### design.v
`timescale 1ns / 1ps
module Rx (
    input  logic        clk_fpga,   
    input  logic        reset,      
    input  logic        RxD,       
    output logic [7:0]  RxData,
    output logic        data_valid      
);
    parameter int clk_freq    = 100_000_000;
    parameter int baud_rate   = 115200;
    parameter int div_sample  = 4;    
    parameter int div_counter = clk_freq / (baud_rate * div_sample);
    parameter int mid_sample  = div_sample / 2;
    parameter int div_bit     = 10;   
    typedef enum logic {IDLE=0, RECEIVING=1} state_t;
    state_t state, nextstate;
    logic [3:0]  bit_counter;         
    logic [1:0]  sample_counter;      
    logic [13:0] baudrate_counter;    
    logic [9:0]  rxshift_reg;         
    logic shift;
    logic clear_bitcounter, inc_bitcounter;
    logic clear_samplecounter, inc_samplecounter;
    assign RxData = rxshift_reg[8:1];    
    always_ff @(posedge clk_fpga or posedge reset) begin
        if (reset) begin
            state            <= IDLE;
            bit_counter      <= '0;
            sample_counter   <= '0;
            baudrate_counter <= '0;
            rxshift_reg      <= '0;
            data_valid       <= 1'b0;
        end else begin
            data_valid <= 1'b0;     
            baudrate_counter <= baudrate_counter + 1;
            if (baudrate_counter >= div_counter - 1) begin
                baudrate_counter <= 0;
                state <= nextstate;
                if (shift)
                    rxshift_reg <= {RxD, rxshift_reg[9:1]};
                if (clear_samplecounter)
                    sample_counter <= 0;
                else if (inc_samplecounter)
                    sample_counter <= sample_counter + 1;
                if (clear_bitcounter)
                    bit_counter <= 0;
                else if (inc_bitcounter)
                    bit_counter <= bit_counter + 1;
                if (state == RECEIVING &&
                    bit_counter == div_bit - 1 &&
                    sample_counter == div_sample - 1) begin
                    data_valid <= 1'b1;
                end
            end
        end
    end
    always_comb begin
        shift               = 1'b0;
        clear_samplecounter = 1'b0;
        inc_samplecounter   = 1'b0;
        clear_bitcounter    = 1'b0;
        inc_bitcounter      = 1'b0;
        nextstate           = state;
        case (state)
            IDLE: begin
                if (!RxD) begin
                    nextstate           = RECEIVING;
                    clear_bitcounter    = 1'b1;
                    clear_samplecounter = 1'b1;
                end
            end
            RECEIVING: begin
                nextstate = RECEIVING;
                if (sample_counter == mid_sample - 1)
                    shift = 1'b1;
                if (sample_counter == div_sample - 1) begin
                    inc_bitcounter     = 1'b1;
                    clear_samplecounter= 1'b1;
                    if (bit_counter == div_bit - 1)
                        nextstate = IDLE;
                end else begin
                    inc_samplecounter = 1'b1;
                end
            end
            default: nextstate = IDLE;
        endcase
    end
endmodule
module Tx #(
    parameter integer CLOCK_FREQ = 100_000_000,
    parameter integer BAUD_RATE  = 115200
) (
    input  logic        clk,
    input  logic        reset,
    input  logic        ready,       
    input  logic [7:0]  tx_data,
    output logic        TxD,
    output logic        tdre         
);
    localparam integer CYCLES_PER_BIT = (CLOCK_FREQ + BAUD_RATE - 1) / BAUD_RATE;  
    localparam integer BAUD_MAX       = (CYCLES_PER_BIT > 0) ? (CYCLES_PER_BIT - 1) : 0;
    localparam integer BAUD_CNT_WIDTH = $clog2(BAUD_MAX + 1);
    typedef enum logic [1:0] {
        S_MARK,    
        S_START,   
        S_DATA,    
        S_STOP     
    } state_t;
    state_t state, next_state;
    logic [7:0] txbuff;
    logic [2:0] bit_count;
    logic [BAUD_CNT_WIDTH-1:0] baud_count;
    logic ready_sync;
    always_ff @(posedge clk or posedge reset) begin
        if (reset)
            ready_sync <= 1'b0;
        else
            ready_sync <= ready;
    end
    always_ff @(posedge clk or posedge reset) begin
        if (reset)
            state <= S_MARK;
        else
            state <= next_state;
    end
    always_comb begin
        next_state = state;
        case (state)
            S_MARK: begin
                if (ready_sync && tdre)
                    next_state = S_START;
            end
            S_START: begin
                if (baud_count == BAUD_MAX)
                    next_state = S_DATA;
            end
            S_DATA: begin
                if ((baud_count == BAUD_MAX) && (bit_count == 3'd7))
                    next_state = S_STOP;
            end
            S_STOP: begin
                if (baud_count == BAUD_MAX)
                    next_state = S_MARK;
            end
            default: next_state = S_MARK;
        endcase
    end
    always_ff @(posedge clk or posedge reset) begin
        if (reset) begin
            TxD        <= 1'b1;
            tdre       <= 1'b1;
            baud_count <= '0;
            bit_count  <= '0;
            txbuff     <= '0;
        end else begin
            case (state)
                S_MARK: begin
                    TxD        <= 1'b1;
                    baud_count <= '0;
                    bit_count  <= '0;
                    if (ready_sync && tdre) begin
                        txbuff <= tx_data;   
                        tdre   <= 1'b0;      
                    end else begin
                        tdre   <= 1'b1;      
                    end
                end
                S_START: begin
                    TxD <= 1'b0;  
                    if (baud_count == BAUD_MAX) begin
                        baud_count <= '0;
                    end else begin
                        baud_count <= baud_count + 1;
                    end
                end
                S_DATA: begin
                    TxD <= txbuff[0];  
                    if (baud_count == BAUD_MAX) begin
                        baud_count <= '0;
                        txbuff    <= {1'b0, txbuff[7:1]};
                        bit_count <= bit_count + 1;
                    end else begin
                        baud_count <= baud_count + 1;
                    end
                end
                S_STOP: begin
                    TxD <= 1'b1;  
                    if (baud_count == BAUD_MAX) begin
                        baud_count <= '0;
                        tdre       <= 1'b1;  
                    end else begin
                        baud_count <= baud_count + 1;
                    end
                end
                default: begin
                    TxD        <= 1'b1;
                    tdre       <= 1'b1;
                    baud_count <= '0;
                    bit_count  <= '0;
                end
            endcase
        end
    end
endmodule
`timescale 1ns / 1ps
module command_parser (
    input  logic clk,
    input  logic reset,
    input  logic [7:0] rx_byte,
    input  logic       rx_valid,
    input  logic       cmd_ack,
    output logic       cmd_ready,
    output logic       seq_sel,    
    output logic [7:0] n_value
);
    typedef enum logic [2:0] {
        S_WAIT_LETTER,
        S_WAIT_COMMA,
        S_WAIT_NUM1,
        S_WAIT_LF,
        S_DONE
    } pstate_t;
    pstate_t state;
    logic [7:0] tens;
    logic       got_two_digits;
    assign cmd_ready = (state == S_DONE);
    always_ff @(posedge clk or posedge reset) begin
        if (reset) begin
            state          <= S_WAIT_LETTER;
            seq_sel        <= 1'b0;
            n_value        <= 8'd0;
            tens           <= 8'd0;
            got_two_digits <= 1'b0;
        end else begin
            if (cmd_ack && state == S_DONE) begin
                state <= S_WAIT_LETTER;
            end else if (rx_valid) begin
                unique case (state)
                    S_WAIT_LETTER: begin
                        if (rx_byte == "P") begin
                            seq_sel <= 1'b0;
                            state   <= S_WAIT_COMMA;
                        end else if (rx_byte == "M") begin
                            seq_sel <= 1'b1;
                            state   <= S_WAIT_COMMA;
                        end else begin
                            state <= S_WAIT_LETTER;  
                        end
                    end
                    S_WAIT_COMMA: begin
                        if (rx_byte == ",")
                            state <= S_WAIT_NUM1;
                        else
                            state <= S_WAIT_LETTER;  
                    end
                    S_WAIT_NUM1: begin
                        if (rx_byte >= "0" && rx_byte <= "9") begin
                            tens           <= rx_byte - "0";
                            got_two_digits <= 1'b0;
                            state          <= S_WAIT_LF;
                        end else begin
                            state <= S_WAIT_LETTER;
                        end
                    end
                    S_WAIT_LF: begin
                        if (rx_byte >= "0" && rx_byte <= "9") begin
                            n_value        <= (tens * 10) + (rx_byte - "0");
                            got_two_digits <= 1'b1;
                        end else if (rx_byte == "\n" || rx_byte == 8'h0D) begin
                            if (!got_two_digits)
                                n_value <= tens;
                            state <= S_DONE;
                        end
                    end
                    S_DONE: begin
                        state <= S_DONE;
                    end
                    default: state <= S_WAIT_LETTER;
                endcase
            end
        end
    end
endmodule
`timescale 1ns / 1ps
module padovan_unit (
    input  logic        clk,
    input  logic        reset,
    input  logic        start,
    input  logic [7:0]  n,
    output logic [31:0] result,
    output logic        done
);
    typedef enum logic [1:0] {IDLE, INIT, LOOP, FINISH} state_t;
    state_t state;
    logic [31:0] p0, p1, p2;
    logic [7:0]  i;
    always_ff @(posedge clk or posedge reset) begin
        if (reset) begin
            state  <= IDLE;
            result <= 32'd0;
            done   <= 1'b0;
        end else begin
            done <= 1'b0;
            case (state)
                IDLE: begin
                    if (start)
                        state <= INIT;
                end
                INIT: begin
                    p0 <= 32'd1;
                    p1 <= 32'd1;
                    p2 <= 32'd1;
                    i  <= 8'd3;
                    if (n == 0 || n == 1 || n == 2) begin
                        result <= 32'd1;
                        state  <= FINISH;
                    end else begin
                        state <= LOOP;
                    end
                end
                LOOP: begin
                    if (i <= n) begin
                        logic [31:0] new_p;
                        new_p = p0 + p1;
                        p0 <= p1;
                        p1 <= p2;
                        p2 <= new_p;
                        i  <= i + 1;
                        if (i == n) begin
                            result <= new_p;
                            state  <= FINISH;
                        end
                    end
                end
                FINISH: begin
                    done  <= 1'b1;
                    state <= IDLE;
                end
            endcase
        end
    end
endmodule
`timescale 1ns / 1ps
module moser_unit (
    input  logic        clk,
    input  logic        reset,
    input  logic        start,
    input  logic [7:0]  n,
    output logic [31:0] result,
    output logic        done
);
    typedef enum logic [1:0] {IDLE, RUN, FINISH} state_t;
    state_t state;
    logic [7:0]  n_work;
    logic [31:0] acc;
    logic [2:0]  pos;
    always_ff @(posedge clk or posedge reset) begin
        if (reset) begin
            state  <= IDLE;
            result <= 32'd0;
            done   <= 1'b0;
        end else begin
            done <= 1'b0;
            case (state)
                IDLE: begin
                    if (start) begin
                        if (n == 0) begin
                            result <= 32'd0;
                            state  <= FINISH;
                        end else begin
                            n_work <= n;
                            acc    <= 32'd0;
                            pos    <= 3'd0;
                            state  <= RUN;
                        end
                    end
                end
                RUN: begin
                    if (n_work != 0) begin
                        acc    <= acc | ({31'd0, n_work[0]} << {pos, 1'b0});
                        pos    <= pos + 3'd1;
                        n_work <= n_work >> 1;
                    end else begin
                        result <= acc;
                        state  <= FINISH;
                    end
                end
                FINISH: begin
                    done  <= 1'b1;
                    state <= IDLE;
                end
            endcase
        end
    end
endmodule
`timescale 1ns / 1ps
module top_cmd_uart #(
    parameter integer CLOCK_FREQ = 100_000_000,
    parameter integer BAUD_RATE  = 115200
)(
    input  logic       clk,
    input  logic       reset,
    input  logic       RxD,
    output logic       TxD,
    output logic [7:0] led
);
    logic [7:0] rx_byte;
    logic       rx_valid;
    Rx #(
        .clk_freq  (CLOCK_FREQ),
        .baud_rate (BAUD_RATE)
    ) u_rx (
        .clk_fpga   (clk),
        .reset      (reset),
        .RxD        (RxD),
        .RxData     (rx_byte),
        .data_valid (rx_valid)
    );
    logic [7:0] tx_data;
    logic       tx_start;
    logic       tx_free;
    Tx #(
        .CLOCK_FREQ (CLOCK_FREQ),
        .BAUD_RATE  (BAUD_RATE)
    ) u_tx (
        .clk    (clk),
        .reset  (reset),
        .ready  (tx_start),
        .tx_data(tx_data),
        .TxD    (TxD),
        .tdre   (tx_free)
    );
    logic       cmd_ready;
    logic       seq_sel;      
    logic [7:0] n_value;
    logic       cmd_ack;
    command_parser u_parser (
        .clk      (clk),
        .reset    (reset),
        .rx_byte  (rx_byte),
        .rx_valid (rx_valid),
        .cmd_ack  (cmd_ack),
        .cmd_ready(cmd_ready),
        .seq_sel  (seq_sel),
        .n_value  (n_value)
    );
    logic        pad_start, pad_done;
    logic [31:0] pad_res;
    padovan_unit u_pad (
        .clk    (clk),
        .reset  (reset),
        .start  (pad_start),
        .n      (n_value),
        .result (pad_res),
        .done   (pad_done)
    );
    logic        mos_start, mos_done;
    logic [31:0] mos_res;
    moser_unit u_mos (
        .clk    (clk),
        .reset  (reset),
        .start  (mos_start),
        .n      (n_value),
        .result (mos_res),
        .done   (mos_done)
    );
    typedef enum logic [2:0] {
        S_WAIT_CMD,
        S_START_CALC,
        S_WAIT_CALC,
        S_SEND_B0,
        S_SEND_B1,
        S_SEND_B2,
        S_SEND_B3
    } main_state_t;
    main_state_t state;
    logic [31:0] result_reg;
    logic        tx_wait;    
    assign cmd_ack = (state == S_START_CALC);
    assign pad_start = (state == S_START_CALC) && (cmd_ready) && (seq_sel == 1'b0);
    assign mos_start = (state == S_START_CALC) && (cmd_ready) && (seq_sel == 1'b1);
    assign led = rx_byte;
    always_ff @(posedge clk or posedge reset) begin
        if (reset) begin
            state    <= S_WAIT_CMD;
            tx_data  <= 8'd0;
            tx_start <= 1'b0;
            result_reg <= 32'd0;
            tx_wait  <= 1'b0;
        end else begin
            tx_start <= 1'b0;  
            if (tx_wait && !tx_free)
                tx_wait <= 1'b0;
            case (state)
                S_WAIT_CMD: begin
                    if (cmd_ready) begin
                        state <= S_START_CALC;
                    end
                end
                S_START_CALC: begin
                    state <= S_WAIT_CALC;
                end
                S_WAIT_CALC: begin
                    if (!seq_sel && pad_done) begin
                        result_reg <= pad_res;
                        state      <= S_SEND_B0;
                    end else if (seq_sel && mos_done) begin
                        result_reg <= mos_res;
                        state      <= S_SEND_B0;
                    end
                end
                S_SEND_B0: begin
                    if (tx_free && !tx_wait) begin
                        tx_data  <= result_reg[31:24];
                        tx_start <= 1'b1;
                        tx_wait  <= 1'b1;
                        state    <= S_SEND_B1;
                    end
                end
                S_SEND_B1: begin
                    if (tx_free && !tx_wait) begin
                        tx_data  <= result_reg[23:16];
                        tx_start <= 1'b1;
                        tx_wait  <= 1'b1;
                        state    <= S_SEND_B2;
                    end
                end
                S_SEND_B2: begin
                    if (tx_free && !tx_wait) begin
                        tx_data  <= result_reg[15:8];
                        tx_start <= 1'b1;
                        tx_wait  <= 1'b1;
                        state    <= S_SEND_B3;
                    end
                end
                S_SEND_B3: begin
                    if (tx_free && !tx_wait) begin
                        tx_data  <= result_reg[7:0];
                        tx_start <= 1'b1;
                        tx_wait  <= 1'b1;
                        state    <= S_WAIT_CMD;  
                    end
                end
                default: state <= S_WAIT_CMD;
            endcase
        end
    end
endmodule
### run.sh
#!/bin/bash
# the make line also repeats each setting of config.mk as NAME=value (left out here)
make -C /OpenROAD-flow-scripts/flow DESIGN_CONFIG=/design/flow/config.mk WORK_HOME=/design/flow/orfs CLKGATE_MAP_FILE= finish
### config.mk
export PLATFORM = sky130hd
export DESIGN_NAME = top_cmd_uart
export DESIGN_NICKNAME = top_cmd_uart
export VERILOG_FILES = /design/flow/design.v
export SDC_FILE = /design/flow/constraint.sdc
export NUM_CORES = 4
export LEC_CHECK = 0
export CAP_MARGIN = 20
export CORE_MARGIN = 2
export CORE_UTILIZATION = 67
export SETUP_SLACK_MARGIN = 1.74
export SLEW_MARGIN = 20
### constraint.sdc
create_clock -name core_clock -period 6.01 [get_ports {clk}]
set_input_delay 1.2020 -clock core_clock [delete_from_list [all_inputs] [get_ports {clk}]]
set_output_delay 1.2020 -clock core_clock [all_outputs]
set_load 0.01 [all_outputs]
==> summary.log, run 1 <==
INFO  status         status=finished clean
INFO  worst_setup_path slowest_stage=a2111oi_0
INFO  yosys          synthesis.yosys.warnings=6
INFO  power_and_ir_drop leakagePower=6.65nW
INFO  floorplan      core_area=0.0217mm2
INFO  worst_hold_path hold_path_class=reg2reg
INFO  yosys          yosys.area_share.simple=14.8%
INFO  yosys          yosys.stat.chipArea=0.0147mm2
INFO  yosys          synth.distinct_cells=63
INFO  yosys          post_synth_instance_area=0.0147mm2
INFO  drt            totalWireLength=28900um
INFO  floorplan      dieHeight=152um
INFO  worst_setup_path worstSetupStartpointType=flop
INFO  global_route   grt_overflow=0
INFO  floorplan      die_width=152um
INFO  timing         setup_repair_after_global_routing_missed_its_margin=no
INFO  clock_tree     cts_tree=built
INFO  cells_and_area num-nets-final=1419
INFO  clock_tree     cts.repair.resized=0
INFO  cells_and_area num-fill-cells=1560
INFO  clock_tree     cts_hold_repair.buffers=0
INFO  worst_setup_path timing.critical_path.from=u_pad.p1[8]$_SDFFCE_PN0P_
INFO  cells_and_area area_growth=9.05%
INFO  timing         setup_viol_count_final=0
INFO  yosys          synth_cells=1348
INFO  power_and_ir_drop p_clk_share=41.5%
INFO  power_and_ir_drop power.clock.total=1.87mW
INFO  run            warnings=37
INFO  floorplan      ios=12
INFO  timing         slew-limit-headroom=30.6%
INFO  global_route   grt_first_pass_wirelength=48700um
INFO  worst_hold_path hold_path.startpoint=tx_start$_DFF_PP0_
INFO  drt            postRouteAntennaNets=0
INFO  global_route   global_route.usage.total=25.3%
INFO  yosys          enable_flop_cells=123
INFO  clock_tree     post-cts-setup-buffer-count=0
INFO  clock_tree     clockRootBuffer=clkbuf_16
INFO  drt            routedWlPerCell=17.6um
INFO  global_route   first_global_vias=9675
INFO  power_and_ir_drop power.switching=1.05mW
INFO  power_and_ir_drop p_seq=2.28mW
INFO  worst_hold_path hold-path-cell-count=0
INFO  timing         final_report_max_slew_violation_count=0
INFO  cells_and_area seq_area=0.00821mm2
INFO  yosys          post_synth_ao_oa_area_fraction=13.2%
INFO  worst_setup_path crit_path_max_delay_family=AND-OR/OR-AND gates
INFO  timing         timing.clock.skew=0.0183ns
INFO  power_and_ir_drop cell_internal_pwr=3.46mW
INFO  worst_setup_path reg2reg_to=u_pad.p2[27]$_DFFE_PP_
INFO  cells_and_area logic_area=0.00603mm2
INFO  power_and_ir_drop sequentialPowerShare=50.6%
INFO  global_route   grt_antenna_before_repair=0
INFO  yosys          leading_cell_type_by_number_of_instances_after_synthesis=dfrtp_1
INFO  worst_hold_path hold_end=u_tx.ready_sync$_DFF_PP0_
INFO  floorplan      rows=54
INFO  worst_setup_path timing.critical_path.cells=ha_1 > nand3_1 > nor3_1 > o21ai_0 > a2111oi_0 > o21ai_0 > xor2_1 > nor2_1
INFO  floorplan      die_area=0.0231mm2
INFO  power_and_ir_drop vdd_ir_drop_max=0.000261V
INFO  power_and_ir_drop power.combinational.fraction=7.9%
INFO  power_and_ir_drop powerComb=0.356mW
INFO  worst_setup_path worst_ep_arrival_time=3.49ns
INFO  clock_tree     clock_transition_at_the_registers_of_the_reported_paths=0.06ns
INFO  timing         period_used_share=53.6%
INFO  yosys          dominantRegCellSynth=dfrtp_1
INFO  drt            antenna_cells_inserted=0
INFO  timing         timing_worst_slew_pin_value=1.03ns
INFO  clock_tree     worst_skew_pair.late_latency=0.56ns
INFO  yosys          top_cell_area_share=29.5%
INFO  drt            drt_first_iter_violations=769
INFO  worst_setup_path crit_path_end_kind=flop
INFO  placement      io_buffers=11
INFO  power_and_ir_drop total_power=4.51mW
INFO  drt            drc_errors=0
INFO  timing         tns=0ns
INFO  drt            vias=9843
INFO  worst_setup_path critical_path.reg2reg.startpoint=u_pad.p1[8]$_SDFFCE_PN0P_
INFO  clock_tree     total_clock_sinks=303
INFO  worst_setup_path rr_worst_depth=8
INFO  timing         hold_viol=0
INFO  placement      gp_routability_congestion=0.902
INFO  placement      detailed_place_hpwl=19500um
INFO  timing         period_minus_slack=3.22ns
INFO  yosys          synth.cellmix.adderShare=6.63%
INFO  yosys          synthMuxAreaShare=2.30%
INFO  run            max_cap_check_violation_count=0
INFO  yosys          ys_top_cells_by_area=dfrtp_1, edfxtp_1, ha_1, and2_1, nor2_1
INFO  worst_setup_path path_buffers=0
INFO  yosys          synth-seq-cells=303
INFO  yosys          synthTopLogicFamily=simple AND/OR/NAND/NOR gates
INFO  floorplan      initial_core_util=67.7%
INFO  worst_setup_path worst_path_most_repeated_cell=o21ai_0
INFO  worst_setup_path worstPathRequired=6.28ns
INFO  power_and_ir_drop p_sw_share=23.3%
INFO  timing         fmax_achieved=310MHz
INFO  worst_setup_path critical_path_depth=8
INFO  clock_tree     clockBufferDepth=3
INFO  global_route   grt_max_degree=97
INFO  power_and_ir_drop maxPowerGroup=sequential cells
INFO  worst_setup_path critical_path_s_largest_stage_delay=0.91ns
INFO  worst_setup_path category_of_the_most_critical_setup_path=reg2reg
INFO  yosys          ys_cells=1348
INFO  worst_setup_path worstSetupEndpoint=u_pad.p2[27]$_DFFE_PP_
INFO  yosys          synth.largest_area_cell=dfrtp_1
INFO  drt            detail_route.vias_per_cell=5.98
INFO  clock_tree     num_cts_buffers=31
INFO  yosys          synth_xor_xnor_area_share=3.58%
INFO  clock_tree     cts-htree-levels=1
INFO  worst_setup_path regToRegSetupSlack=2.79ns
INFO  yosys          postSynthSeqShare=55.9%
INFO  power_and_ir_drop power_density=281mW/mm2
INFO  yosys          async_flop_share=59.4%
INFO  cells_and_area post-route-util=73.9%
INFO  yosys          post_synth_most_frequent_cells=dfrtp_1, nor2_1, edfxtp_1, nand2_1, and2_1
INFO  yosys          syn_avg_cell_area=10.9um2
INFO  drt            first_pass_iters=8
INFO  worst_setup_path worst-path-max-fanout=5
==> metrics by stage <==
step           setup slack (ns)  hold WS, ns  std cells  area (um2)
2_1_floorplan              1.48        0.331       1353       14700
6_report                   2.79        0.355       1645       16000
3_3_place_gp               2.86        0.334       1587       15000
4_1_cts                    2.84        0.355       1645       16000
3_5_place_dp               2.83        0.340       1587       15000
5_1_grt                    2.52        0.367       1645       16000
==> cell type report <==
| cell class | instances | share of cell area [%] |
|---|---|---|
| inverter | 64 | 1.52 |
| clock buffer | 42 | 5.61 |
| tap | 280 | 2.19 |
| timing repair buffer | 20 | 1.19 |
| clock inverter | 16 | 0.640 |
| sequential | 303 | 51.2 |
| multi-input combinational | 920 | 37.6 |
==> layer usage <==
metal	vias to the layer above	track usage, %	part of all wire (%)
li1	4748	-	-
met1	4799	37.5	47
met2	231	40.3	47
met3	65	3.42	4.4
met4	0	6.50	2.4
met5	-	0	0
==> run 2: changes to the inputs <==
ABC_AREA = 1   (was not set)
CAP_MARGIN = 5   (was 20)
CELL_PAD_IN_SITES_DETAIL_PLACEMENT = 0   (was not set)
CORE_MARGIN = 9   (was 2)
CORE_UTILIZATION = 57   (was 67)
GPL_ROUTABILITY_DRIVEN = 1   (was not set)
GPL_TIMING_DRIVEN = 1   (was not set)
MAX_ROUTING_LAYER = met5   (was not set)
PLACE_DENSITY_LB_ADDON = 0.15   (was not set)
SETUP_SLACK_MARGIN = 1.01   (was 1.74)
clock period = 4.55 ns   (was 6.01 ns; I/O delays follow)
==> summary.log, run 2 <==
INFO  status         status=finished clean
INFO  placement      placed_cells_incl_taps=2165
INFO  worst_setup_path worst-path-max-fanout=4
INFO  worst_setup_path critical_path_depth=11
INFO  floorplan      dieHeight=183um
INFO  power_and_ir_drop p_clk_share=42.9%
INFO  power_and_ir_drop power.clock.total=2.60mW
INFO  yosys          async_flop_share=59.4%
INFO  floorplan      rows=60
INFO  cells_and_area post-route-util=63.5%
INFO  yosys          dominantRegCellSynth=dfrtp_1
INFO  timing         final_report_max_slew_violation_count=0
INFO  worst_setup_path crit_path_end_kind=flop
INFO  worst_hold_path hold-path-cell-count=0
INFO  worst_setup_path reg2reg_to=u_parser.n_value[6]$_DFFE_PP0P_
INFO  run            max_cap_check_violation_count=0
INFO  yosys          synth.cellmix.adderShare=6.24%
INFO  yosys          yosys.stat.chipArea=0.0156mm2
INFO  yosys          postSynthSeqShare=52.6%
INFO  clock_tree     total_clock_sinks=303
INFO  floorplan      initial_core_util=57.9%
INFO  yosys          synth_cells=1846
INFO  timing         period_minus_slack=2.83ns
INFO  yosys          synthesis.yosys.warnings=6
INFO  cells_and_area postLayoutCellArea=0.0171mm2
INFO  timing         fmax_achieved=353MHz
INFO  cells_and_area area_growth=9.68%
INFO  worst_setup_path regToRegSetupSlack=1.72ns
INFO  worst_setup_path critical_path_s_largest_stage_delay=0.44ns
INFO  yosys          leading_cell_type_by_number_of_instances_after_synthesis=nand2_1
INFO  power_and_ir_drop cell_internal_pwr=4.61mW
INFO  power_and_ir_drop maxPowerGroup=sequential cells
INFO  power_and_ir_drop p_sw_share=24.1%
INFO  global_route   first_global_vias=11.2k
INFO  worst_setup_path worstSetupEndpoint=u_parser.n_value[6]$_DFFE_PP0P_
INFO  worst_setup_path timing.critical_path.from=u_parser.tens[1]$_DFFE_PP0P_
INFO  clock_tree     clockBufferDepth=3
INFO  worst_hold_path hold_path_class=reg2reg
INFO  yosys          ys_cells=1846
INFO  drt            totalWireLength=32600um
INFO  yosys          top_cell_area_share=27.7%
INFO  worst_hold_path hold_end=u_tx.ready_sync$_DFF_PP0_
INFO  worst_hold_path hold_path.startpoint=tx_start$_DFF_PP0_
INFO  global_route   grt_max_degree=61
INFO  yosys          synth-seq-cells=303
INFO  placement      gp_routability_congestion=0.889
INFO  worst_setup_path critical_path.reg2reg.startpoint=u_parser.tens[1]$_DFFE_PP0P_
INFO  worst_setup_path slowest_stage=fa_1
INFO  floorplan      die_area=0.0337mm2
INFO  power_and_ir_drop sequentialPowerShare=49.2%
INFO  global_route   grt_overflow=0
INFO  timing         hold_viol=0
INFO  yosys          synthMuxAreaShare=0.136%
INFO  power_and_ir_drop power.combinational.fraction=7.9%
INFO  power_and_ir_drop p_seq=2.98mW
INFO  cells_and_area num-nets-final=1940
INFO  yosys          synth_xor_xnor_area_share=0.842%
INFO  yosys          post_synth_most_frequent_cells=nand2_1, inv_1, dfrtp_1, nor2_1, edfxtp_1
INFO  drt            routedWlPerCell=14.6um
INFO  worst_setup_path worstSetupStartpointType=flop
INFO  worst_setup_path worst_path_most_repeated_cell=ha_1
INFO  floorplan      die_width=183um
INFO  floorplan      ios=12
INFO  global_route   global_route.usage.total=19.8%
INFO  yosys          post_synth_ao_oa_area_fraction=8.98%
INFO  power_and_ir_drop powerComb=0.480mW
INFO  clock_tree     cts_hold_repair.buffers=0
INFO  yosys          post_synth_instance_area=0.0156mm2
INFO  clock_tree     cts_tree=built
INFO  global_route   grt_antenna_before_repair=0
INFO  power_and_ir_drop vdd_ir_drop_max=0.000356V
INFO  timing         setup_repair_after_global_routing_missed_its_margin=no
INFO  worst_setup_path category_of_the_most_critical_setup_path=reg2reg
INFO  floorplan      core_area=0.0270mm2
INFO  clock_tree     post-cts-setup-buffer-count=0
INFO  cells_and_area finish.cell_count_without_fillers=2228
INFO  placement      dpl_cell_area=0.0160mm2
INFO  drt            drc_errors=0
INFO  placement      io_buffers=11
INFO  timing         setup_viol_count_final=0
INFO  timing         tns=0ns
INFO  worst_setup_path worst_ep_arrival_time=3.23ns
INFO  clock_tree     clock_transition_at_the_registers_of_the_reported_paths=0.06ns
INFO  drt            vias=11.7k
INFO  power_and_ir_drop power.switching=1.46mW
INFO  timing         slew-limit-headroom=34.3%
INFO  clock_tree     cts-htree-levels=2
INFO  timing         timing_worst_slew_pin_value=0.985ns
INFO  clock_tree     clockRootBuffer=clkbuf_16
INFO  drt            postRouteAntennaNets=0
INFO  power_and_ir_drop leakagePower=8.64nW
INFO  worst_setup_path timing.critical_path.cells=ha_1 > ha_1 > fa_1 > ha_1 > ha_1 > nand2_1 > o21ai_0 > xnor2_1 > nand2_1 > o211ai_1 > o21ai_0
INFO  worst_setup_path worstPathRequired=4.95ns
INFO  yosys          yosys.area_share.simple=21.2%
INFO  timing         period_used_share=62.2%
INFO  power_and_ir_drop power_density=354mW/mm2
INFO  yosys          ys_top_cells_by_area=dfrtp_1, edfxtp_1, nand2_1, inv_1, ha_1
INFO  worst_setup_path rr_worst_depth=11
INFO  clock_tree     worst_skew_pair.late_latency=0.52ns
INFO  worst_setup_path crit_path_max_delay_family=adder cells
INFO  yosys          syn_avg_cell_area=8.45um2
INFO  yosys          synth.largest_area_cell=dfrtp_1
INFO  drt            detail_route.vias_per_cell=5.26
INFO  yosys          synthTopLogicFamily=simple AND/OR/NAND/NOR gates
INFO  drt            antenna_cells_inserted=0
INFO  drt            first_pass_iters=5
INFO  timing         timing.clock.skew=0.0177ns
INFO  worst_setup_path path_buffers=0
INFO  clock_tree     num_cts_buffers=34
INFO  drt            drt_first_iter_violations=821
INFO  clock_tree     cts.repair.resized=0
INFO  yosys          synth.distinct_cells=49
INFO  global_route   grt_first_pass_wirelength=55100um
INFO  run            warnings=34
INFO  yosys          enable_flop_cells=123
INFO  placement      detailed_place_hpwl=22900um
-- run 2: stage by stage --
step                hold WS (ns)  total power [mW]  worst slack [ns]
finish                     0.349              6.07              1.72
global route               0.355              6.33              1.52
CTS                        0.351              6.13              1.72
detailed placement         0.337              3.51              1.53
global placement           0.333              3.50              1.61
floorplan                  0.331              3.38              1.34
-- run 2: per-layer routing --
| layer | track usage [%] | routed length [um] |
|---|---|---|
| met1 | 27.2 | 15300 |
| met2 | 31.7 | 14900 |
| met3 | 3.24 | 1580 |
| met4 | 6.03 | 782 |
| met5 | 0 | 0 |
-- run 2: cell type report --
type | count | area (um2)
Clock inverter | 15 | 123
Multi-Input combinational cell | 1153 | 5880
Sequential cell | 303 | 8210
Fill cell | 2258 | 9830
Inverter | 348 | 1310
Tap cell | 341 | 427
Timing Repair Buffer | 21 | 235
Clock buffer | 47 | 940
==> run 3: changes to the inputs <==
CAP_MARGIN = 20   (was 5)
CELL_PAD_IN_SITES_DETAIL_PLACEMENT = not set   (was 0)
CORE_MARGIN = 2   (was 9)
CORE_UTILIZATION = 71   (was 57)
CTS_CLUSTER_DIAMETER = 385   (was not set)
GPL_ROUTABILITY_DRIVEN = not set   (was 1)
GPL_TIMING_DRIVEN = not set   (was 1)
MAX_ROUTING_LAYER = not set   (was met5)
PLACE_DENSITY_LB_ADDON = not set   (was 0.15)
SETUP_SLACK_MARGIN = 0.33   (was 1.01)
clock period = 2.3 ns   (was 4.55 ns; I/O delays follow)
==> summary.log, run 3 <==
INFO  worst_setup_path regToRegSetupSlack=-0.56ns
INFO  drt            wl_met2=25100um
INFO  yosys          synth_cells=1846
INFO  worst_setup_path worstPathRequired=2.81ns
INFO  yosys          yosys.stat.chipArea=0.0156mm2
INFO  worst_hold_path hold_end=u_tx.ready_sync$_DFF_PP0_
INFO  timing         timing_worst_slew_pin_value=1.02ns
INFO  drt            detail_route.vias_per_cell=6.66
INFO  worst_setup_path worstSetupStartpointType=flop
INFO  power_and_ir_drop powerComb=1.26mW
INFO  run            warnings=39
INFO  yosys          synth.distinct_cells=49
INFO  yosys          synth-seq-cells=303
INFO  floorplan      initial_core_util=72.0%
INFO  drt            routed_wire_length_on_met3=6840um
INFO  worst_setup_path worstSetupEndpoint=u_pad.result[4]$_DFFE_PP0P_
INFO  timing         final_report_max_slew_violation_count=0
INFO  global_route   first_global_vias=13.0k
INFO  power_and_ir_drop power.clock.total=5.36mW
INFO  drt            totalWireLength=55500um
INFO  status         failed_checks=setup timing
INFO  worst_setup_path crit_path_max_delay_family=simple AND/OR/NAND/NOR gates
INFO  drt            vias=15.2k
INFO  clock_tree     num_cts_buffers=31
INFO  yosys          ys_top_cells_by_area=dfrtp_1, edfxtp_1, nand2_1, inv_1, ha_1
INFO  timing         period_used_share=124%
INFO  timing         timing.clock.skew=0.0200ns
INFO  drt            highest_layer=met5
INFO  worst_setup_path worst_ep_arrival_time=3.37ns
INFO  floorplan      core_area=0.0217mm2
INFO  yosys          dominantRegCellSynth=dfrtp_1
INFO  worst_setup_path critical_path_depth=11
INFO  yosys          postSynthSeqShare=52.6%
INFO  floorplan      rows=54
INFO  cells_and_area postLayoutCellArea=0.0201mm2
INFO  drt            drt_first_iter_violations=2685
INFO  worst_setup_path timing.critical_path.cells=ha_2 > inv_2 > fa_2 > inv_2 > nand3_2 > nand3_4 > buf_4 > nor2_1 > nor2_1 > nand2_4 > nand2_2
INFO  clock_tree     cts_tree=built
INFO  drt            drt-met1-wl=17900um
INFO  floorplan      dieHeight=152um
INFO  yosys          syn_avg_cell_area=8.45um2
INFO  drt            antenna_cells_inserted=0
INFO  floorplan      ios=12
INFO  yosys          enable_flop_cells=123
INFO  status         status=finished with violations
INFO  yosys          synthesis.yosys.warnings=6
INFO  timing         layout_setup_ws=-0.563ns
INFO  timing         setup_repair_after_global_routing_missed_its_margin=yes
INFO  clock_tree     cts_hold_repair.buffers=0
INFO  worst_hold_path hold_path.startpoint=tx_start$_DFF_PP0_
INFO  timing         hold_viol=0
INFO  yosys          post_synth_instance_area=0.0156mm2
INFO  worst_setup_path rr_worst_depth=11
INFO  placement      placed_cells_incl_taps=2134
INFO  worst_hold_path hold_path_class=reg2reg
INFO  yosys          synth.largest_area_cell=dfrtp_1
INFO  power_and_ir_drop vdd_ir_drop_max=0.000873V
INFO  worst_setup_path path_buffers=3
INFO  placement      detailed_place_hpwl=23800um
INFO  global_route   grt_max_degree=95
INFO  power_and_ir_drop power.combinational.fraction=10.1%
INFO  drt            postRouteAntennaNets=0
INFO  yosys          top_cell_area_share=27.7%
INFO  global_route   grt_overflow=0
INFO  power_and_ir_drop maxPowerGroup=sequential cells
INFO  worst_setup_path slowest_stage=nor2_1
INFO  worst_setup_path critical_path.reg2reg.startpoint=u_pad.p1[0]$_SDFFCE_PN1P_
INFO  worst_hold_path hold-path-cell-count=0
INFO  worst_setup_path reg2reg_to=u_pad.result[4]$_DFFE_PP0P_
INFO  yosys          synth.cellmix.adderShare=6.24%
INFO  power_and_ir_drop power_density=620mW/mm2
INFO  power_and_ir_drop power.switching=3.23mW
INFO  drt            routedWlPerCell=24.3um
INFO  clock_tree     cts-htree-levels=1
INFO  timing         setup_viol_count_final=15
INFO  power_and_ir_drop total_power=12.5mW
INFO  global_route   grt_first_pass_wirelength=63900um
INFO  worst_setup_path category_of_the_most_critical_setup_path=reg2reg
INFO  yosys          async_flop_share=59.4%
INFO  yosys          post_synth_ao_oa_area_fraction=8.98%
INFO  cells_and_area finish.cell_count_without_fillers=2284
INFO  power_and_ir_drop sequentialPowerShare=47.0%
INFO  yosys          synthMuxAreaShare=0.136%
INFO  placement      gp_routability_congestion=0.895
INFO  drt            first_pass_iters=10
INFO  cells_and_area post-route-util=92.8%
INFO  global_route   global_route.usage.total=33.8%
INFO  worst_setup_path timing.critical_path.from=u_pad.p1[0]$_SDFFCE_PN1P_
INFO  timing         period_minus_slack=2.86ns
INFO  worst_setup_path worst-path-max-fanout=3
INFO  worst_setup_path crit_path_end_kind=flop
INFO  clock_tree     clockBufferDepth=3
INFO  power_and_ir_drop p_seq=5.87mW
INFO  global_route   grt_antenna_before_repair=1
INFO  yosys          ys_cells=1846
INFO  run            max_cap_check_violation_count=0
INFO  clock_tree     total_clock_sinks=303
INFO  clock_tree     clock_transition_at_the_registers_of_the_reported_paths=0.07ns
INFO  yosys          yosys.area_share.simple=21.2%
INFO  placement      io_buffers=11
INFO  drt            drc_errors=0
INFO  floorplan      die_area=0.0232mm2
INFO  yosys          synthTopLogicFamily=simple AND/OR/NAND/NOR gates
INFO  worst_setup_path critical_path_s_largest_stage_delay=0.79ns
INFO  floorplan      die_width=152um
INFO  timing         slew-limit-headroom=31.5%
INFO  clock_tree     clockRootBuffer=clkbuf_16
INFO  cells_and_area area_growth=29.0%
INFO  power_and_ir_drop p_sw_share=25.9%
INFO  yosys          synth_xor_xnor_area_share=0.842%
INFO  placement      dpl_cell_area=0.0163mm2
INFO  power_and_ir_drop cell_internal_pwr=9.26mW
INFO  timing         fmax_achieved=349MHz
INFO  yosys          post_synth_most_frequent_cells=nand2_1, inv_1, dfrtp_1, nor2_1, edfxtp_1
INFO  power_and_ir_drop leakagePower=10.0nW
INFO  clock_tree     worst_skew_pair.late_latency=0.59ns
INFO  yosys          leading_cell_type_by_number_of_instances_after_synthesis=nand2_1
INFO  power_and_ir_drop p_clk_share=42.9%
INFO  cells_and_area num-nets-final=2058
==> run 3: stage by stage <==
step / setup WS, ns / hold slack (ns) / TNS, ns
2_1_floorplan: -0.463 / 0.331 / -80.50
3_3_place_gp: -0.292 / 0.334 / -0.623
3_5_place_dp: -0.305 / 0.337 / -0.683
4_1_cts: -0.274 / 0.362 / -0.690
5_1_grt: -0.472 / 0.365 / -3.62
6_report: -0.563 / 0.363 / -2.85
==> run 3: timing repair <==
action	4_1_cts	5_1_grt
cloned	11	5
pin swaps	63	122
resized	141	280
buffers inserted	38	38
endpoints found under the setup margin	158	184
==> run 3: cell type report <==
type	instances	area, um2
clock buffer	44	947
clock inverter	14	121
fill	721	1550
inverter	348	1330
multi-input combinational	1154	7480
sequential	303	8220
tap	280	350
timing repair buffer	140	1680
timing repair inverter	1	5.00
==> run 3: metal layers <==
metal,vias up,track usage [%]
li1,6139,-
met1,7028,43.6
met2,1482,57.1
met3,562,5.18
met4,2,15.3
met5,-,0
==> run 4: changes to the inputs <==
CAP_MARGIN = 5   (was 20)
CELL_PAD_IN_SITES_DETAIL_PLACEMENT = 0   (was not set)
CORE_MARGIN = 4   (was 2)
CORE_UTILIZATION = 69   (was 71)
CTS_CLUSTER_DIAMETER = not set   (was 385)
GPL_ROUTABILITY_DRIVEN = 1   (was not set)
GPL_TIMING_DRIVEN = 1   (was not set)
MAX_ROUTING_LAYER = met5   (was not set)
PLACE_DENSITY_LB_ADDON = 0.15   (was not set)
SETUP_SLACK_MARGIN = 1.01   (was 0.33)
clock period = 3.91 ns   (was 2.3 ns; I/O delays follow)
==> summary.log, run 4 <==
INFO  yosys          synth.largest_area_cell=dfrtp_1
INFO  yosys          leading_cell_type_by_number_of_instances_after_synthesis=nand2_1
INFO  floorplan      ios=12
INFO  worst_setup_path worstSetupStartpointType=flop
INFO  yosys          top_cell_area_share=27.7%
INFO  worst_setup_path crit_path_max_delay_family=adder cells
INFO  timing         setup_viol_count_final=0
INFO  timing         slew-limit-headroom=30.6%
INFO  yosys          synth_cells=1846
INFO  worst_setup_path timing.critical_path.from=u_parser.tens[1]$_DFFE_PP0P_
INFO  power_and_ir_drop power.switching=1.68mW
INFO  drt            first_pass_iters=5
INFO  clock_tree     cts_tree=built
INFO  placement      gp_routability_congestion=0.963
INFO  yosys          post_synth_instance_area=0.0156mm2
INFO  power_and_ir_drop vdd_ir_drop_max=0.000660V
INFO  drt            totalWireLength=32300um
INFO  yosys          enable_flop_cells=123
INFO  floorplan      core_area=0.0220mm2
INFO  drt            routedWlPerCell=14.9um
INFO  power_and_ir_drop p_clk_share=44.0%
INFO  floorplan      rows=54
INFO  worst_setup_path category_of_the_most_critical_setup_path=reg2reg
INFO  worst_hold_path hold_path_class=reg2reg
INFO  timing         hold_viol=0
INFO  worst_setup_path critical_path_depth=11
INFO  yosys          syn_avg_cell_area=8.45um2
INFO  drt            drt_first_iter_violations=956
INFO  power_and_ir_drop p_sw_share=23.1%
INFO  clock_tree     total_clock_sinks=303
INFO  yosys          synth_xor_xnor_area_share=0.842%
INFO  global_route   grt_overflow=0
INFO  yosys          synthMuxAreaShare=0.136%
INFO  power_and_ir_drop cell_internal_pwr=5.56mW
INFO  power_and_ir_drop powerComb=0.587mW
INFO  yosys          postSynthSeqShare=52.6%
INFO  worst_setup_path reg2reg_to=u_parser.n_value[6]$_DFFE_PP0P_
INFO  power_and_ir_drop p_seq=3.47mW
INFO  yosys          yosys.stat.chipArea=0.0156mm2
INFO  worst_setup_path slowest_stage=fa_1
INFO  cells_and_area finish.cell_count_without_fillers=2161
INFO  global_route   grt_max_degree=99
INFO  clock_tree     clockBufferDepth=3
INFO  drt            postRouteAntennaNets=0
INFO  drt            vias=11.9k
INFO  clock_tree     cts_hold_repair.buffers=0
INFO  worst_setup_path worstPathRequired=4.35ns
INFO  timing         fmax_achieved=366MHz
INFO  worst_setup_path timing.critical_path.cells=ha_1 > ha_1 > fa_1 > ha_1 > ha_4 > nand2_1 > o21ai_2 > xnor2_1 > nand2_1 > o211ai_1 > o21ai_0
INFO  placement      detailed_place_hpwl=22600um
INFO  worst_setup_path worstSetupEndpoint=u_parser.n_value[6]$_DFFE_PP0P_
INFO  worst_setup_path path_buffers=0
INFO  power_and_ir_drop sequentialPowerShare=47.9%
INFO  run            warnings=35
INFO  cells_and_area num-nets-final=1935
INFO  placement      placed_cells_incl_taps=2103
INFO  worst_setup_path regToRegSetupSlack=1.18ns
INFO  floorplan      initial_core_util=70.9%
INFO  worst_hold_path hold-path-cell-count=0
INFO  yosys          ys_cells=1846
INFO  yosys          synth.cellmix.adderShare=6.24%
INFO  timing         tns=0ns
INFO  yosys          synthesis.yosys.warnings=6
INFO  worst_setup_path worst_path_most_repeated_cell=ha_1
INFO  worst_setup_path rr_worst_depth=11
INFO  worst_setup_path worst-path-max-fanout=4
INFO  run            max_cap_check_violation_count=0
INFO  yosys          dominantRegCellSynth=dfrtp_1
INFO  yosys          synth-seq-cells=303
INFO  global_route   grt_antenna_before_repair=0
INFO  timing         timing.clock.skew=0.0185ns
INFO  clock_tree     num_cts_buffers=31
INFO  drt            drc_errors=0
INFO  floorplan      die_area=0.0251mm2
INFO  drt            detail_route.vias_per_cell=5.51
INFO  clock_tree     worst_skew_pair.late_latency=0.56ns
INFO  power_and_ir_drop power_density=423mW/mm2
INFO  clock_tree     cts-htree-levels=1
INFO  worst_hold_path hold_path.startpoint=tx_start$_DFF_PP0_
INFO  global_route   first_global_vias=11.4k
INFO  placement      io_buffers=11
INFO  global_route   grt_first_pass_wirelength=54600um
INFO  power_and_ir_drop maxPowerGroup=sequential cells
INFO  worst_setup_path critical_path.reg2reg.startpoint=u_parser.tens[1]$_DFFE_PP0P_
INFO  clock_tree     clockRootBuffer=clkbuf_16
INFO  timing         period_minus_slack=2.73ns
INFO  yosys          yosys.area_share.simple=21.2%
INFO  timing         setup_repair_after_global_routing_missed_its_margin=no
INFO  yosys          async_flop_share=59.4%
INFO  worst_setup_path crit_path_end_kind=flop
INFO  worst_setup_path worst_ep_arrival_time=3.17ns
INFO  timing         period_used_share=69.9%
INFO  yosys          post_synth_ao_oa_area_fraction=8.98%
INFO  floorplan      die_width=158um
INFO  timing         timing_worst_slew_pin_value=1.04ns
INFO  worst_setup_path critical_path_s_largest_stage_delay=0.44ns
INFO  power_and_ir_drop power.clock.total=3.18mW
INFO  yosys          post_synth_most_frequent_cells=nand2_1, inv_1, dfrtp_1, nor2_1, edfxtp_1
INFO  drt            antenna_cells_inserted=0
INFO  global_route   global_route.usage.total=26.5%
INFO  power_and_ir_drop power.combinational.fraction=8.1%
INFO  cells_and_area num-fill-cells=1503
INFO  status         status=finished clean
INFO  yosys          synth.distinct_cells=49
INFO  yosys          ys_top_cells_by_area=dfrtp_1, edfxtp_1, nand2_1, inv_1, ha_1
INFO  floorplan      dieHeight=158um
INFO  worst_hold_path hold_end=u_tx.ready_sync$_DFF_PP0_
INFO  cells_and_area area_growth=9.56%
INFO  timing         final_report_max_slew_violation_count=0
INFO  clock_tree     clock_transition_at_the_registers_of_the_reported_paths=0.07ns
INFO  yosys          synthTopLogicFamily=simple AND/OR/NAND/NOR gates
INFO  power_and_ir_drop leakagePower=8.67nW
==> run 4: timing repair <==
item                                    4_1_cts  5_1_grt
endpoints found under the setup margin        0        1
gates resized                                 0        4
setup buffers                                 0        0
==> run 4: final cells by class <==
| cell class | instances | area, um2 | area share, % |
|---|---|---|---|
| flip-flops and latches | 303 | 8210 | 48.0 |
| multi-input cells | 1153 | 5900 | 34.5 |
| inverters | 348 | 1310 | 7.66 |
| clock inverters | 13 | 176 | 1.03 |
| clock buffers | 45 | 952 | 5.57 |
| well taps | 280 | 350 | 2.05 |
| repair buffers | 19 | 208 | 1.21 |
==> run 4: per-layer routing <==
metal / global-route usage, % / wire [um] / vias up
li1: - / - / 5884
met4: 7.03 / 733 / 0
met1: 36.9 / 14300 / 5601
met5: 0 / 0 / -
met3: 4.00 / 1800 / 65
met2: 44.2 / 15400 / 363
==> run 4: metrics by stage <==
stage / setup WS [ns] / instance area [um2] / hold slack [ns] / util [%] / total power [mW]
final: 1.18 / 17100 / 0.348 / 77.6 / 7.24
after global routing: 1.03 / 17100 / 0.359 / 77.6 / 7.55
after CTS: 1.04 / 17100 / 0.348 / 77.5 / 7.26
after detailed placement: 1.06 / 16000 / 0.335 / 72.4 / 4.09
after global placement: 1.15 / 16000 / 0.332 / 72.4 / 4.06
after floorplan: 0.825 / 15600 / 0.331 / - / 3.94
==> run 5: changes to the inputs <==
CORE_UTILIZATION = 66   (was 69)
SETUP_SLACK_MARGIN = -0.21   (was 1.01)
clock period = 2.25 ns   (was 3.91 ns; I/O delays follow)
==> summary.log, run 5 <==
INFO  yosys          dominantRegCellSynth=dfrtp_1
INFO  status         status=finished with violations
INFO  timing         fmax_achieved=391MHz
INFO  yosys          enable_flop_cells=123
INFO  yosys          synthesis.yosys.warnings=6
INFO  yosys          post_synth_ao_oa_area_fraction=8.98%
INFO  worst_setup_path timing.critical_path.cells=ha_4 > ha_4 > fa_2 > ha_4 > ha_4 > a21oi_2 > o21ai_2 > xnor2_1 > nand2_1 > o211ai_1 > o21ai_1
INFO  placement      gp_routability_congestion=0.917
INFO  timing         setup_repair_after_global_routing_missed_its_margin=yes
INFO  yosys          synth.cellmix.adderShare=6.24%
INFO  yosys          synthMuxAreaShare=0.136%
INFO  drt            vias=12.0k
INFO  worst_setup_path crit_path_max_delay_family=adder cells
INFO  worst_setup_path rr_worst_depth=11
INFO  worst_setup_path critical_path.reg2reg.startpoint=u_parser.tens[1]$_DFFE_PP0P_
INFO  global_route   grt_first_pass_wirelength=56000um
INFO  yosys          syn_avg_cell_area=8.45um2
INFO  yosys          async_flop_share=59.4%
INFO  worst_setup_path regToRegSetupSlack=-0.31ns
INFO  timing         worst_hold_slack=0.354ns
INFO  clock_tree     clockBufferDepth=3
INFO  worst_setup_path critical_path_s_largest_stage_delay=0.58ns
INFO  clock_tree     cts_hold_repair.buffers=0
INFO  timing         period_used_share=114%
INFO  floorplan      die_width=162um
INFO  clock_tree     clockRootBuffer=clkbuf_16
INFO  status         failed_checks=setup timing
INFO  timing         layout_setup_ws=-0.306ns
INFO  drt            totalWireLength=33000um
INFO  global_route   grt_antenna_before_repair=0
INFO  cells_and_area postLayoutCellArea=0.0175mm2
INFO  clock_tree     total_clock_sinks=303
INFO  yosys          yosys.area_share.simple=21.2%
INFO  worst_setup_path worstPathRequired=2.69ns
INFO  power_and_ir_drop sequentialPowerShare=47.2%
INFO  worst_setup_path path_buffers=0
INFO  global_route   first_global_vias=11.7k
INFO  drt            routedWlPerCell=14.8um
INFO  power_and_ir_drop p_seq=6.02mW
INFO  yosys          postSynthSeqShare=52.6%
INFO  timing         hold_viol=0
INFO  run            warnings=37
INFO  worst_hold_path hold_path.startpoint=tx_start$_DFF_PP0_
INFO  yosys          synth.largest_area_cell=dfrtp_1
INFO  placement      dpl_worst_slack=-0.348ns
INFO  clock_tree     worst_skew_pair.late_latency=0.58ns
INFO  yosys          yosys.stat.chipArea=0.0156mm2
INFO  timing         setup_viol_count_final=6
INFO  floorplan      dieHeight=162um
INFO  power_and_ir_drop vdd_ir_drop_max=0.000801V
INFO  global_route   grt_overflow=0
INFO  global_route   global_route.usage.total=25.7%
INFO  yosys          synth-seq-cells=303
INFO  worst_setup_path worstSetupEndpoint=u_parser.n_value[6]$_DFFE_PP0P_
INFO  floorplan      rows=56
INFO  yosys          synthTopLogicFamily=simple AND/OR/NAND/NOR gates
INFO  worst_setup_path worst_ep_arrival_time=3.00ns
INFO  worst_setup_path worstSetupStartpointType=flop
INFO  worst_hold_path hold-path-cell-count=0
INFO  power_and_ir_drop maxPowerGroup=sequential cells
INFO  cells_and_area seq_area=0.00821mm2
INFO  worst_setup_path worst_path_most_repeated_cell=ha_4
INFO  worst_hold_path hold_end=u_tx.ready_sync$_DFF_PP0_
INFO  power_and_ir_drop power.clock.total=5.63mW
INFO  floorplan      die_area=0.0262mm2
INFO  yosys          synth.distinct_cells=49
INFO  power_and_ir_drop leakagePower=8.83nW
INFO  timing         final_report_max_slew_violation_count=0
INFO  clock_tree     cts_tree=built
INFO  timing         period_minus_slack=2.56ns
INFO  worst_setup_path slowest_stage=fa_2
INFO  yosys          post_synth_most_frequent_cells=nand2_1, inv_1, dfrtp_1, nor2_1, edfxtp_1
INFO  power_and_ir_drop power.switching=2.96mW
INFO  power_and_ir_drop p_sw_share=23.2%
INFO  yosys          synth_xor_xnor_area_share=0.842%
INFO  yosys          ys_top_cells_by_area=dfrtp_1, edfxtp_1, nand2_1, inv_1, ha_1
INFO  cells_and_area num-fill-cells=1739
INFO  worst_setup_path category_of_the_most_critical_setup_path=reg2reg
INFO  timing         timing.clock.skew=0.0250ns
INFO  floorplan      core_area=0.0234mm2
INFO  yosys          synth_cells=1846
INFO  worst_setup_path worst-path-max-fanout=4
INFO  worst_setup_path crit_path_end_kind=flop
INFO  power_and_ir_drop powerComb=1.12mW
INFO  power_and_ir_drop power_density=729mW/mm2
INFO  drt            detail_route.vias_per_cell=5.38
INFO  cells_and_area logic_area=0.00596mm2
INFO  global_route   grt_max_degree=99
INFO  yosys          ys_cells=1846
INFO  floorplan      ios=12
INFO  cells_and_area num-nets-final=1966
INFO  worst_setup_path critical_path_depth=11
INFO  clock_tree     cts-htree-levels=1
INFO  power_and_ir_drop power.combinational.fraction=8.7%
INFO  drt            drt_first_iter_violations=1123
INFO  yosys          top_cell_area_share=27.7%
INFO  worst_setup_path reg2reg_to=u_parser.n_value[6]$_DFFE_PP0P_
INFO  drt            postRouteAntennaNets=0
INFO  timing         timing_worst_slew_pin_value=0.532ns
INFO  run            max_cap_check_violation_count=0
INFO  placement      detailed_place_hpwl=23000um
INFO  placement      dpl_cell_area=0.0163mm2
INFO  worst_setup_path timing.critical_path.from=u_parser.tens[1]$_DFFE_PP0P_
INFO  drt            antenna_cells_inserted=0
INFO  power_and_ir_drop p_clk_share=44.1%
INFO  power_and_ir_drop cell_internal_pwr=9.80mW
INFO  drt            first_pass_iters=6
INFO  yosys          post_synth_instance_area=0.0156mm2
INFO  cells_and_area area_growth=12.2%
INFO  placement      io_buffers=11
INFO  clock_tree     clock_transition_at_the_registers_of_the_reported_paths=0.06ns
INFO  timing         tns=-0.928ns
INFO  timing         slew-limit-headroom=64.5%
INFO  yosys          leading_cell_type_by_number_of_instances_after_synthesis=nand2_1
INFO  drt            drc_errors=0
INFO  floorplan      initial_core_util=66.7%
INFO  worst_hold_path hold_path_class=reg2reg
INFO  clock_tree     num_cts_buffers=31
==> run 5: timing repair <==
item	CTS	global route
resized	6	4
pin swaps	6	4
endpoints found under the setup margin	3	3
setup buffers	1	1
==> run 5: metrics by stage <==
step	utilization (%)	instances	power, mW
6_report	74.8	2231	12.8
4_1_cts	74.7	2230	12.8
3_5_place_dp	69.7	2171	7.20
2_1_floorplan	-	1851	6.87
5_1_grt	74.8	2231	13.3
3_3_place_gp	69.7	2171	7.16
==> run 5: layout make-up <==
| class | count | share of cell area, % |
|---|---|---|
| flip-flops and latches | 303 | 46.9 |
| well taps | 319 | 2.28 |
| repair buffers | 50 | 2.87 |
| clock buffers | 39 | 4.83 |
| clock inverters | 19 | 1.63 |
| inverters | 348 | 7.48 |
| multi-input cells | 1153 | 34.0 |
==> run 5: metal layers <==
layer	part of all wire (%)	vias to the layer above	wire (um)	track usage [%]
li1	-	5957	-	-
met1	44	5644	14600	35.8
met2	48	333	15700	43.4
met3	5.2	78	1730	3.10
met4	2.7	0	881	6.81
met5	0	-	0	0
==> run 6: changes to the inputs <==
ABC_AREA = not set   (was 1)
CAP_MARGIN = 20   (was 5)
CELL_PAD_IN_SITES_DETAIL_PLACEMENT = not set   (was 0)
CORE_MARGIN = 2   (was 4)
CORE_UTILIZATION = 72   (was 66)
CTS_CLUSTER_SIZE = 49   (was not set)
GPL_ROUTABILITY_DRIVEN = not set   (was 1)
GPL_TIMING_DRIVEN = not set   (was 1)
MAX_ROUTING_LAYER = not set   (was met5)
PLACE_DENSITY_LB_ADDON = 0.0   (was 0.15)
SETUP_SLACK_MARGIN = 0.33   (was -0.21)
clock period = 2.59 ns   (was 2.25 ns; I/O delays follow)
==> summary.log, run 6 <==
INFO  yosys          postSynthSeqShare=55.9%
INFO  floorplan      core_area=0.0201mm2
INFO  clock_tree     cts_hold_repair.buffers=0
INFO  floorplan      die_area=0.0216mm2
INFO  yosys          yosys.area_share.simple=14.8%
INFO  floorplan      dieHeight=147um
INFO  placement      detailed_place_hpwl=20900um
INFO  clock_tree     cts-htree-levels=2
INFO  placement      io_buffers=11
INFO  yosys          synth_xor_xnor_area_share=3.58%
INFO  yosys          synth_cells=1348
INFO  floorplan      initial_core_util=73.1%
INFO  yosys          synth-seq-cells=303
INFO  yosys          synth.distinct_cells=63
INFO  yosys          enable_flop_cells=123
INFO  yosys          top_cell_area_share=29.5%
INFO  yosys          synthTopLogicFamily=simple AND/OR/NAND/NOR gates
INFO  yosys          leading_cell_type_by_number_of_instances_after_synthesis=dfrtp_1
INFO  clock_tree     num_cts_buffers=34
INFO  floorplan      ios=12
INFO  yosys          synth.largest_area_cell=dfrtp_1
INFO  status         status=aborted with a tool error
INFO  yosys          yosys.stat.chipArea=0.0147mm2
INFO  yosys          async_flop_share=59.4%
INFO  yosys          synthesis.yosys.warnings=6
INFO  yosys          syn_avg_cell_area=10.9um2
INFO  yosys          post_synth_instance_area=0.0147mm2
INFO  clock_tree     clockRootBuffer=clkbuf_16
INFO  yosys          dominantRegCellSynth=dfrtp_1
INFO  floorplan      die_width=147um
INFO  yosys          ys_cells=1348
INFO  yosys          post_synth_most_frequent_cells=dfrtp_1, nor2_1, edfxtp_1, nand2_1, and2_1
INFO  yosys          synth.cellmix.adderShare=6.63%
INFO  status         flow.stopped_at=5_1_grt
INFO  yosys          post_synth_ao_oa_area_fraction=13.2%
INFO  clock_tree     total_clock_sinks=303
INFO  clock_tree     clockBufferDepth=3
INFO  placement      gp_routability_congestion=0.939
INFO  floorplan      rows=52
INFO  yosys          synthMuxAreaShare=2.30%
INFO  yosys          ys_top_cells_by_area=dfrtp_1, edfxtp_1, ha_1, and2_1, nor2_1
[run 6: through the flow]
| step | cell area [um2] | total power, mW | setup slack (ns) | std cells |
|---|---|---|---|---|
| 4_1_cts | 18500 | 11.4 | -0.0235 | 1773 |
| 3_5_place_dp | 15700 | 6.34 | -0.0171 | 1647 |
| 3_3_place_gp | 15700 | 6.30 | 0.0110 | 1647 |
| 2_1_floorplan | 14800 | 6.07 | -1.94 | 1353 |
[run 6: timing repair]
action	CTS
pin swaps	79
setup buffers	52
resized	175
cloned	12
setup endpoints to repair	175
==> run 7: changes to the inputs <==
ABC_AREA = 1   (was not set)
CELL_PAD_IN_SITES_DETAIL_PLACEMENT = 1   (was not set)
CORE_ASPECT_RATIO = 0.65   (was not set)
CORE_MARGIN = 9   (was 2)
CORE_UTILIZATION = 33   (was 72)
CTS_CLUSTER_SIZE = 22   (was 49)
GPL_ROUTABILITY_DRIVEN = 1   (was not set)
GPL_TIMING_DRIVEN = 1   (was not set)
MAX_ROUTING_LAYER = met5   (was not set)
MIN_ROUTING_LAYER = met2   (was not set)
PLACE_DENSITY_LB_ADDON = 0.15   (was 0.0)
SETUP_SLACK_MARGIN = 1.01   (was 0.33)
clock period = 4.55 ns   (was 2.59 ns; I/O delays follow)
==> summary.log, run 7 <==
INFO  status         status=finished clean
INFO  drt            first_pass_iters=7
INFO  power_and_ir_drop power.combinational.fraction=7.8%
INFO  yosys          post_synth_most_frequent_cells=nand2_1, inv_1, dfrtp_1, nor2_1, edfxtp_1
INFO  cells_and_area num-nets-final=1939
INFO  power_and_ir_drop cell_internal_pwr=4.77mW
INFO  floorplan      dieHeight=193um
INFO  global_route   global_route.usage.total=22.6%
INFO  clock_tree     cts_hold_repair.buffers=0
INFO  floorplan      initial_core_util=33.8%
INFO  yosys          leading_cell_type_by_number_of_instances_after_synthesis=nand2_1
INFO  worst_setup_path worst_ep_arrival_time=3.31ns
INFO  worst_setup_path timing.critical_path.cells=ha_1 > ha_1 > fa_1 > ha_1 > ha_1 > nand2_1 > o21ai_0 > xnor2_1 > nand2_1 > o211ai_1 > o21ai_0
INFO  yosys          synthesis.yosys.warnings=6
INFO  run            max_cap_check_violation_count=0
INFO  timing         timing_worst_slew_pin_value=1.02ns
INFO  clock_tree     cts.repair.resized=0
INFO  yosys          yosys.stat.chipArea=0.0156mm2
INFO  yosys          ys_cells=1846
INFO  placement      io_buffers=11
INFO  yosys          synth.cellmix.adderShare=6.24%
INFO  floorplan      rows=63
INFO  cells_and_area postLayoutCellArea=0.0175mm2
INFO  worst_setup_path regToRegSetupSlack=1.66ns
INFO  timing         layout_setup_ws=1.66ns
INFO  global_route   grt_antenna_before_repair=0
INFO  yosys          synthTopLogicFamily=simple AND/OR/NAND/NOR gates
INFO  timing         slew-limit-headroom=32.0%
INFO  power_and_ir_drop maxPowerGroup=sequential cells
INFO  worst_setup_path category_of_the_most_critical_setup_path=reg2reg
INFO  placement      detailed_place_hpwl=30200um
INFO  power_and_ir_drop powerComb=0.503mW
INFO  yosys          enable_flop_cells=123
INFO  worst_hold_path hold-path-cell-count=0
INFO  worst_setup_path critical_path_s_largest_stage_delay=0.48ns
INFO  worst_setup_path worst_path_most_repeated_cell=ha_1
INFO  clock_tree     total_clock_sinks=303
INFO  worst_hold_path hold_end=u_tx.ready_sync$_DFF_PP0_
INFO  yosys          dominantRegCellSynth=dfrtp_1
INFO  yosys          synth.distinct_cells=49
INFO  drt            antenna_cells_inserted=0
INFO  power_and_ir_drop power.switching=1.63mW
INFO  power_and_ir_drop p_sw_share=25.4%
INFO  clock_tree     worst_skew_pair.late_latency=0.54ns
INFO  worst_setup_path worstSetupEndpoint=u_parser.n_value[6]$_DFFE_PP0P_
INFO  power_and_ir_drop p_seq=2.99mW
INFO  yosys          async_flop_share=59.4%
INFO  run            warnings=36
INFO  timing         hold_viol=0
INFO  clock_tree     num_cts_buffers=34
INFO  yosys          synthMuxAreaShare=0.136%
INFO  timing         period_used_share=63.6%
INFO  global_route   first_global_vias=19.5k
INFO  floorplan      ios=12
INFO  clock_tree     clockRootBuffer=clkbuf_16
INFO  timing         final_report_max_slew_violation_count=0
INFO  clock_tree     cts-htree-levels=2
INFO  timing         worst_hold_slack=0.357ns
INFO  drt            routedWlPerCell=17.0um
INFO  clock_tree     clock_transition_at_the_registers_of_the_reported_paths=0.06ns
INFO  yosys          post_synth_instance_area=0.0156mm2
INFO  yosys          synth_xor_xnor_area_share=0.842%
INFO  worst_setup_path reg2reg_to=u_parser.n_value[6]$_DFFE_PP0P_
INFO  clock_tree     cts_tree=built
INFO  timing         period_minus_slack=2.89ns
INFO  placement      gp_routability_congestion=0.916
INFO  power_and_ir_drop leakagePower=8.68nW
INFO  clock_tree     clockBufferDepth=3
INFO  cells_and_area area_growth=12.3%
INFO  yosys          synth-seq-cells=303
INFO  drt            vias=16.6k
INFO  drt            postRouteAntennaNets=0
INFO  timing         fmax_achieved=346MHz
INFO  power_and_ir_drop power_density=365mW/mm2
INFO  power_and_ir_drop p_clk_share=45.5%
INFO  yosys          post_synth_ao_oa_area_fraction=8.98%
INFO  placement      dpl_worst_slack=1.64ns
INFO  yosys          postSynthSeqShare=52.6%
INFO  worst_hold_path hold_path.startpoint=tx_start$_DFF_PP0_
INFO  worst_setup_path critical_path_depth=11
INFO  worst_setup_path path_buffers=0
INFO  drt            drc_errors=0
INFO  drt            detail_route.vias_per_cell=6.63
INFO  floorplan      core_area=0.0461mm2
INFO  power_and_ir_drop total_power=6.40mW
INFO  yosys          top_cell_area_share=27.7%
INFO  timing         tns=0ns
INFO  global_route   grt_overflow=0
INFO  yosys          ys_top_cells_by_area=dfrtp_1, edfxtp_1, nand2_1, inv_1, ha_1
INFO  yosys          synth_cells=1846
INFO  worst_setup_path critical_path.reg2reg.startpoint=u_parser.tens[1]$_DFFE_PP0P_
INFO  yosys          synth.largest_area_cell=dfrtp_1
INFO  worst_setup_path crit_path_max_delay_family=adder cells
INFO  global_route   grt_max_degree=147
INFO  clock_tree     post-cts-setup-buffer-count=0
INFO  worst_setup_path worst-path-max-fanout=4
INFO  worst_setup_path worstPathRequired=4.96ns
INFO  yosys          syn_avg_cell_area=8.45um2
INFO  worst_setup_path slowest_stage=fa_1
INFO  drt            totalWireLength=42500um
INFO  drt            routed_wire_length_on_met3=20000um
INFO  worst_setup_path crit_path_end_kind=flop
INFO  drt            drt-met1-wl=0um
INFO  timing         setup_repair_after_global_routing_missed_its_margin=no
INFO  timing         setup_viol_count_final=0
INFO  power_and_ir_drop sequentialPowerShare=46.7%
INFO  placement      dpl_cell_area=0.0164mm2
INFO  power_and_ir_drop power.clock.total=2.91mW
INFO  drt            drt_first_iter_violations=1790
INFO  timing         timing.clock.skew=0.0267ns
INFO  floorplan      die_width=288um
INFO  worst_hold_path hold_path_class=reg2reg
INFO  global_route   grt_first_pass_wirelength=68500um
INFO  worst_setup_path rr_worst_depth=11
INFO  worst_setup_path timing.critical_path.from=u_parser.tens[1]$_DFFE_PP0P_
INFO  drt            wl_met2=20400um
INFO  floorplan      die_area=0.0556mm2
INFO  power_and_ir_drop vdd_ir_drop_max=0.000243V
INFO  worst_setup_path worstSetupStartpointType=flop
INFO  yosys          yosys.area_share.simple=21.2%
INFO  drt            highest_layer=met5
run 7: final cells by class:
| type | instances | area (um2) |
|---|---|---|
| repair buffers | 20 | 203 |
| well taps | 617 | 772 |
| fillers | 5429 | 28600 |
| clock inverters | 11 | 129 |
| multi-input cells | 1153 | 5880 |
| flip-flops and latches | 303 | 8210 |
| inverters | 348 | 1310 |
| clock buffers | 51 | 1030 |
run 7: layer usage:
metal	global-route usage (%)	vias to the layer above
li1	-	5854
met1	-	6098
met2	23.2	4362
met3	36.1	257
met4	2.41	14
met5	8.39	-
run 7: metrics by stage:
stage	util, %	std cells
5_1_grt	38.0	2503
3_3_place_gp	35.5	2441
2_1_floorplan	-	1851
6_report	38.0	2503
4_1_cts	38.0	2503
3_5_place_dp	35.5	2441
Power and IR drop assume default switching activity.
